==> build 21 <==
## asx_soupbintcp_itch
module asx_soupbintcp_itch (
    input  wire        clk,
    input  wire        rst,
    input  wire        ip_payload_valid,
    input  wire [7:0]  ip_payload_data,
    input  wire        ip_payload_start,
    input  wire        ip_payload_end,
    output wire [15:0] tcp_src_port,
    output wire [15:0] tcp_dst_port,
    output wire [31:0] tcp_seq_num,
    output wire [31:0] tcp_ack_num,
    output wire [3:0] tcp_data_offset,
    output wire [7:0] tcp_flags,
    output wire [15:0] tcp_window,
    output wire tcp_flag_syn,
    output wire tcp_flag_ack,
    output wire tcp_flag_fin,
    output wire tcp_flag_rst,
    output wire tcp_flag_psh,
    output wire tcp_header_valid,
    output wire tcp_parse_error,
    output wire session_active,
    output wire [63:0] session_sequence,
    output wire [7:0] pkt_type,
    output wire pkt_type_valid,
    output wire pkt_heartbeat,
    output wire pkt_login_accepted,
    output wire pkt_login_rejected,
    output wire pkt_end_session,
    output wire [31:0] seq_data_count,
    output wire [31:0] heartbeat_count,
    output wire parse_error,
    output wire msg_valid,
    output wire [7:0] msg_type,
    output wire msg_error,
    output wire [31:0] timestamp,
    output wire [63:0] order_id,
    output wire [31:0] orderbook_id,
    output wire side,
    output wire add_order_valid,
    output wire add_order_start,
    output wire [63:0] quantity,
    output wire [31:0] price,
    output wire [15:0] order_attributes,
    output wire order_executed_valid,
    output wire [63:0] exec_quantity,
    output wire order_cancel_valid,
    output wire order_delete_valid,
    output wire order_replace_valid,
    output wire directory_valid,
    output wire system_event_valid,
    output wire [7:0] event_code,
    output wire [31:0] total_messages,
    output wire [31:0] parse_errors
);
make LEC_CHECK=0 ABC_AREA=1 CAP_MARGIN=20 CORE_ASPECT_RATIO=0.5 CORE_MARGIN=2 CORE_UTILIZATION=72 CTS_CLUSTER_DIAMETER=315 CTS_CLUSTER_SIZE=97 MAX_ROUTING_LAYER=met4 PLACE_DENSITY_LB_ADDON=0.08 SETUP_SLACK_MARGIN=0.8 SLEW_MARGIN=5 finish   # period 2.71 ns
run.sh (not shown) runs the stock make flow with config.mk's settings and CLKGATE_MAP_FILE=.
==> build 32: changes against build 21 <==
- CORE_ASPECT_RATIO: 0.5 -> not set
- CTS_CLUSTER_DIAMETER: 315 -> 397
- CTS_CLUSTER_SIZE: 97 -> not set
- MAX_ROUTING_LAYER: met4 -> not set
- PLACE_DENSITY_LB_ADDON: 0.08 -> not set
- SETUP_SLACK_MARGIN: 0.8 -> not set
- SLEW_MARGIN: 5 -> 20
==> flow/constraint.sdc (replaced) <==
create_clock -name core_clock -period 1.45 [get_ports {clk}]
set_input_delay 0.2900 -clock core_clock [delete_from_list [all_inputs] [get_ports {clk}]]
set_output_delay 0.2900 -clock core_clock [all_outputs]
set_load 0.01 [all_outputs]
==> trial 92: changes against build 21 <==
- ABC_AREA: 1 -> not set
- CORE_ASPECT_RATIO: 0.5 -> 1.54
- CORE_UTILIZATION: 72 -> 66
- CTS_CLUSTER_DIAMETER: 315 -> not set
- CTS_CLUSTER_SIZE: 97 -> not set
- GPL_TIMING_DRIVEN: not set -> 1
- MAX_ROUTING_LAYER: met4 -> not set
- PLACE_DENSITY_LB_ADDON: 0.08 -> not set
- SETUP_SLACK_MARGIN: 0.8 -> not set
- SLEW_MARGIN: 5 -> 40
==> flow/constraint.sdc (replaced) <==
create_clock -name core_clock -period 3.36 [get_ports {clk}]
set_input_delay 0.6720 -clock core_clock [delete_from_list [all_inputs] [get_ports {clk}]]
set_output_delay 0.6720 -clock core_clock [all_outputs]
set_load 0.01 [all_outputs]
==> impl_metrics.env <==
# yosys + openroad results
export IMPL_status="aborted with a tool error"
export IMPL_stop_stage="5_1_grt"
export IMPL_stop_error="[ERROR GRT-0116] Global routing finished with congestion. Check the congestion regions in the DRC Viewer."
export IMPL_syn_avg_cell_area_sq_um=8.95
export IMPL_topCellsByArea="edfxtp_1 (31%), dfxtp_1 (27%), nand2_1 (7.6%), inv_1 (5.0%), nor2_1 (4.9%)"
export IMPL_place_area_sq_mm=0.0399
export IMPL_synth_xor_area_share_pct=2.61
export IMPL_numCtsBuffers=11
export IMPL_netlist_area_leader_share_pct=30.9
export IMPL_post_cts_buffers=51
# the run above: build 21

==> impl_metrics.env <==
# yosys + openroad results
export IMPL_netlist_area_leader_share_pct=30.9
export IMPL_stop_stage="3_5_place_dp"
export IMPL_status="aborted with a tool error"
export IMPL_stop_error="[ERROR DPL-0038] Utilization greater than 100%, impossible to legalize"
export IMPL_topCellsByArea="edfxtp_1 (31%), dfxtp_1 (27%), nand2_1 (7.6%), inv_1 (5.0%), nor2_1 (4.9%)"
export IMPL_synth_xor_area_share_pct=2.61
# the run above: build 32

==> impl_metrics.env <==
# implementation run metrics
export IMPL_nonClockInverterCount=68
export IMPL_numCtsBuffers=66
export IMPL_status="complete, no violations"
export IMPL_topCellsByArea="edfxtp_1 (33%), dfxtp_1 (29%), nor2_1 (4.4%), nand2_1 (3.6%), xnor2_1 (3.4%)"
export IMPL_place_area_sq_mm=0.0373
export IMPL_synth_xor_area_share_pct=5.79
export IMPL_syn_avg_cell_area_sq_um=10.8
export IMPL_setup_viol_count_final=0
# the run above: trial 92


==> run a <==
Starting RTL as in the previous note.
==> flow/config.mk <==
export PLATFORM = sky130hd
export DESIGN_NAME = asx_soupbintcp_itch
export DESIGN_NICKNAME = asx_soupbintcp_itch
export VERILOG_FILES = /design/flow/design.v
export SDC_FILE = /design/flow/constraint.sdc
export NUM_CORES = 4
export LEC_CHECK = 0
export ABC_AREA = 1
export CAP_MARGIN = 20
export CELL_PAD_IN_SITES_GLOBAL_PLACEMENT = 3
export CORE_MARGIN = 2
export CORE_UTILIZATION = 32
export CTS_CLUSTER_DIAMETER = 377
export HOLD_SLACK_MARGIN = 0.11
export MAX_ROUTING_LAYER = met5
export PLACE_DENSITY_LB_ADDON = 0.16
export SETUP_SLACK_MARGIN = 0.43
export SLEW_MARGIN = 0
==> flow/constraint.sdc <==
create_clock -name core_clock -period 2.4 [get_ports {clk}]
set_input_delay 0.4800 -clock core_clock [delete_from_list [all_inputs] [get_ports {clk}]]
set_output_delay 0.4800 -clock core_clock [all_outputs]
set_load 0.01 [all_outputs]
==> run b: changes against run a <==
==> flow/config.mk (replaced) <==
export PLATFORM = sky130hd
export DESIGN_NAME = asx_soupbintcp_itch
export DESIGN_NICKNAME = asx_soupbintcp_itch
export VERILOG_FILES = /design/flow/design.v
export SDC_FILE = /design/flow/constraint.sdc
export NUM_CORES = 4
export LEC_CHECK = 0
export CAP_MARGIN = 20
export CORE_ASPECT_RATIO = 1.54
export CORE_MARGIN = 2
export CORE_UTILIZATION = 66
export CTS_CLUSTER_SIZE = 51
export GPL_TIMING_DRIVEN = 1
export SLEW_MARGIN = 40
==> flow/constraint.sdc (replaced) <==
create_clock -name core_clock -period 2.77 [get_ports {clk}]
set_input_delay 0.5540 -clock core_clock [delete_from_list [all_inputs] [get_ports {clk}]]
set_output_delay 0.5540 -clock core_clock [all_outputs]
set_load 0.01 [all_outputs]
==> run c: changes against run a <==
==> flow/config.mk (replaced) <==
export PLATFORM = sky130hd
export DESIGN_NAME = asx_soupbintcp_itch
export DESIGN_NICKNAME = asx_soupbintcp_itch
export VERILOG_FILES = /design/flow/design.v
export SDC_FILE = /design/flow/constraint.sdc
export NUM_CORES = 4
export LEC_CHECK = 0
export CAP_MARGIN = 20
export CORE_MARGIN = 2
export CORE_UTILIZATION = 40
export SLEW_MARGIN = 20
==> flow/constraint.sdc (replaced) <==
create_clock -name core_clock -period 5.0 [get_ports {clk}]
set_input_delay 1.0000 -clock core_clock [delete_from_list [all_inputs] [get_ports {clk}]]
set_output_delay 1.0000 -clock core_clock [all_outputs]
set_load 0.01 [all_outputs]
==> notes.md <==
yosys + openroad results -> antenna violations before repair 5, CP required 3.27 ns, setup TNS -6.39 ns, final worst-path setup slack -0.314 ns, status failed layout checks, Setup-failing EPs final 102, Failed Checks negative setup slack
-- figures above: run b

==> notes.md <==
yosys + openroad results -> Diodes inserted 0, CP required 5.47 ns, final worst-path setup slack 1.48 ns, antenna violations before repair 1, Fill cells 6263, status complete, no violations, Sequential Power Share 50.2%, io pins 682, Setup-failing EPs final 0, setup TNS 0 ns
-- figures above: run c

==> notes.md <==
yosys + openroad results -> Reg2Reg Launch Point soupbintcp_inst.payload_len[0], Diodes inserted 0, met3 Track Usage GR 6.22%, number of enable flip-flop cells 329, Placed Area 41400 um^2, final worst-path setup slack -0.260 ns, status failed layout checks, CP required 2.97 ns, Setup-failing EPs final 4, CTS Sinks 765, Failed Checks negative setup slack
-- figures above: run a

Power figures rest on the tool's default switching activity, not on a simulated workload.
